## try-violet
Design system, start of the top module:
module system
  #(parameter WIDTH = 24)
   (input aclk,
    input aresetn,
    input [WIDTH-1:0] s_axis_tdata,
    input s_axis_tvalid,
    output s_axis_tready,
    input s_axis_tlast,
    input [3:0] s_axis_tuser,
    output [2*WIDTH-1:0] m_axis_tdata,
    output m_axis_tvalid,
    input m_axis_tready,
    output m_axis_tlast,
    output [3:0] m_axis_tuser);
    localparam SEED = 7'b1011101;
    wire [WIDTH-1:0] s2e_tdata;
    wire s2e_tvalid;
    wire s2e_tready;
    wire s2e_tlast;
    wire [3:0] s2e_tuser;
    scrambler #(.WIDTH(WIDTH), .SEED(SEED)) scrambler_i(
        .aclk(aclk),
        .aresetn(aresetn),
        .s_axis_tdata(s_axis_tdata),
        .s_axis_tvalid(s_axis_tvalid),
        .s_axis_tready(s_axis_tready),
        .s_axis_tuser(s_axis_tuser),
        .s_axis_tlast(s_axis_tlast),
        .m_axis_tdata(s2e_tdata),
        .m_axis_tvalid(s2e_tvalid),
        .m_axis_tready(s2e_tready),
        .m_axis_tuser(s2e_tuser),
        .m_axis_tlast(s2e_tlast)
    );
    encoder #(.WIDTH(WIDTH)) encoder_i(
        .aclk(aclk),
        .aresetn(aresetn),
        .s_axis_tdata(s2e_tdata),
        .s_axis_tvalid(s2e_tvalid),
        .s_axis_tready(s2e_tready),
        .s_axis_tuser(s2e_tuser),
        .s_axis_tlast(s2e_tlast),
        .m_axis_tdata(m_axis_tdata),
        .m_axis_tvalid(m_axis_tvalid),
        .m_axis_tready(m_axis_tready),
        .m_axis_tuser(m_axis_tuser),
        .m_axis_tlast(m_axis_tlast)
    );
endmodule
Size in the first run: roughly 610 cells after synthesis, ~97 flip-flops, about 88 I/O pins, roughly 0.0061 mm² of cells after synthesis.
==> flow/config.mk <==
export PLATFORM = sky130hd
export DESIGN_NAME = system
export DESIGN_NICKNAME = system
export VERILOG_FILES = /design/flow/design.v
export SDC_FILE = /design/flow/constraint.sdc
export NUM_CORES = 4
export LEC_CHECK = 0
export CAP_MARGIN = 20
export CORE_MARGIN = 2
export CORE_UTILIZATION = 72
export CTS_CLUSTER_DIAMETER = 232
export CTS_CLUSTER_SIZE = 15
export GPL_TIMING_DRIVEN = 1
export MAX_ROUTING_LAYER = met4
export PLACE_DENSITY_LB_ADDON = 0.27
export SETUP_SLACK_MARGIN = 0.61
export SLEW_MARGIN = 20
export TNS_END_PERCENT = 75
==> flow/constraint.sdc <==
create_clock -name core_clock -period 2.09 [get_ports {aclk}]
set_input_delay 0.4180 -clock core_clock [delete_from_list [all_inputs] [get_ports {aclk}]]
set_output_delay 0.4180 -clock core_clock [all_outputs]
set_load 0.01 [all_outputs]
run.sh (not shown) runs the stock make flow with config.mk's settings and CLKGATE_MAP_FILE=.
try-violet terminated abnormally: clock tree synthesis (4_1_cts) reported DPL-0038.
The following lists how try-onyx was set up differently from try-violet:
==> flow/config.mk <==
export PLATFORM = sky130hd
export DESIGN_NAME = system
export DESIGN_NICKNAME = system
export VERILOG_FILES = /design/flow/design.v
export SDC_FILE = /design/flow/constraint.sdc
export NUM_CORES = 4
export LEC_CHECK = 0
export CAP_MARGIN = 20
export CORE_MARGIN = 2
export CORE_UTILIZATION = 40
export SLEW_MARGIN = 20
==> flow/constraint.sdc <==
create_clock -name core_clock -period 2.78 [get_ports {aclk}]
set_input_delay 0.5560 -clock core_clock [delete_from_list [all_inputs] [get_ports {aclk}]]
set_output_delay 0.5560 -clock core_clock [all_outputs]
set_load 0.01 [all_outputs]
[summary]
In the tables for try-onyx and try-violet, area of the core reads lower with try-violet.
Comparing share of the core filled by cells before placement for try-onyx and try-violet, the smaller number came from try-onyx.
try-onyx reached the end of the flow, and the finished layout is clean on the timing, design-rule and antenna checks.
Summary: with try-violet as the reference, HPWL after detailed placement in try-onyx moved down by a little under 10%.
[try-onyx vs try-violet] width of the die: higher in try-onyx
Note that the total placed cells including tap cells recorded for try-onyx amounts to 1.08 times the value seen in try-violet.

========
system again, from the RTL that the note above started with.
clock: 1.52 ns
lec_check: 0
abc_area: 1
cap_margin: 20
core_aspect_ratio: 0.5
core_margin: 2
core_utilization: 72
cts_cluster_diameter: 400
cts_cluster_size: 97
place_density: 0.38
setup_slack_margin: 0.13
slew_margin: 20
tns_end_percent: 10
The starting point ended with an error in detailed placement (3_5_place_dp) on DPL-0033.
Edit:
--- a/flow/config.mk
+++ b/flow/config.mk
@@ -8,9 +8,6 @@
 export ABC_AREA = 1
 export CAP_MARGIN = 20
-export CORE_ASPECT_RATIO = 0.5
 export CORE_MARGIN = 2
 export CORE_UTILIZATION = 72
-export CTS_CLUSTER_DIAMETER = 400
-export CTS_CLUSTER_SIZE = 97
 export PLACE_DENSITY = 0.38
 export SETUP_SLACK_MARGIN = 0.13
The new run aborted during clock tree synthesis (4_1_cts), error DPL-0038.
Die area decreases by about 0.5%.
Area after synthesis does not change.
Synthesized cell count is unchanged.
Edit:
==> flow/config.mk (replaced) <==
export PLATFORM = sky130hd
export DESIGN_NAME = system
export DESIGN_NICKNAME = system
export VERILOG_FILES = /design/flow/design.v
export SDC_FILE = /design/flow/constraint.sdc
export NUM_CORES = 4
export LEC_CHECK = 0
export CAP_MARGIN = 20
export CORE_MARGIN = 2
export CORE_UTILIZATION = 40
export SLEW_MARGIN = 20
==> flow/constraint.sdc (replaced) <==
create_clock -name core_clock -period 4.0 [get_ports {aclk}]
set_input_delay 0.8000 -clock core_clock [delete_from_list [all_inputs] [get_ports {aclk}]]
set_output_delay 0.8000 -clock core_clock [all_outputs]
set_load 0.01 [all_outputs]
Effect: This time the run produced a clean layout; die area increases by about 70%; synthesized cell count decreases by 31%; synthesized area decreases by 1.5%.
Edit:
--- a/flow/config.mk
+++ b/flow/config.mk
@@ -9,3 +9,4 @@
 export CORE_MARGIN = 2
 export CORE_UTILIZATION = 40
+export SETUP_SLACK_MARGIN = 0.32
 export SLEW_MARGIN = 20
==> flow/constraint.sdc (replaced) <==
create_clock -name core_clock -period 2.78 [get_ports {aclk}]
set_input_delay 0.5560 -clock core_clock [delete_from_list [all_inputs] [get_ports {aclk}]]
set_output_delay 0.5560 -clock core_clock [all_outputs]
set_load 0.01 [all_outputs]
The changed run finished with timing, DRC and antenna clean. Clock skew decreases by 3.3 ps. Cell area rises by 0.57%. Critical path depth is unchanged. Hold slack hardly moves.
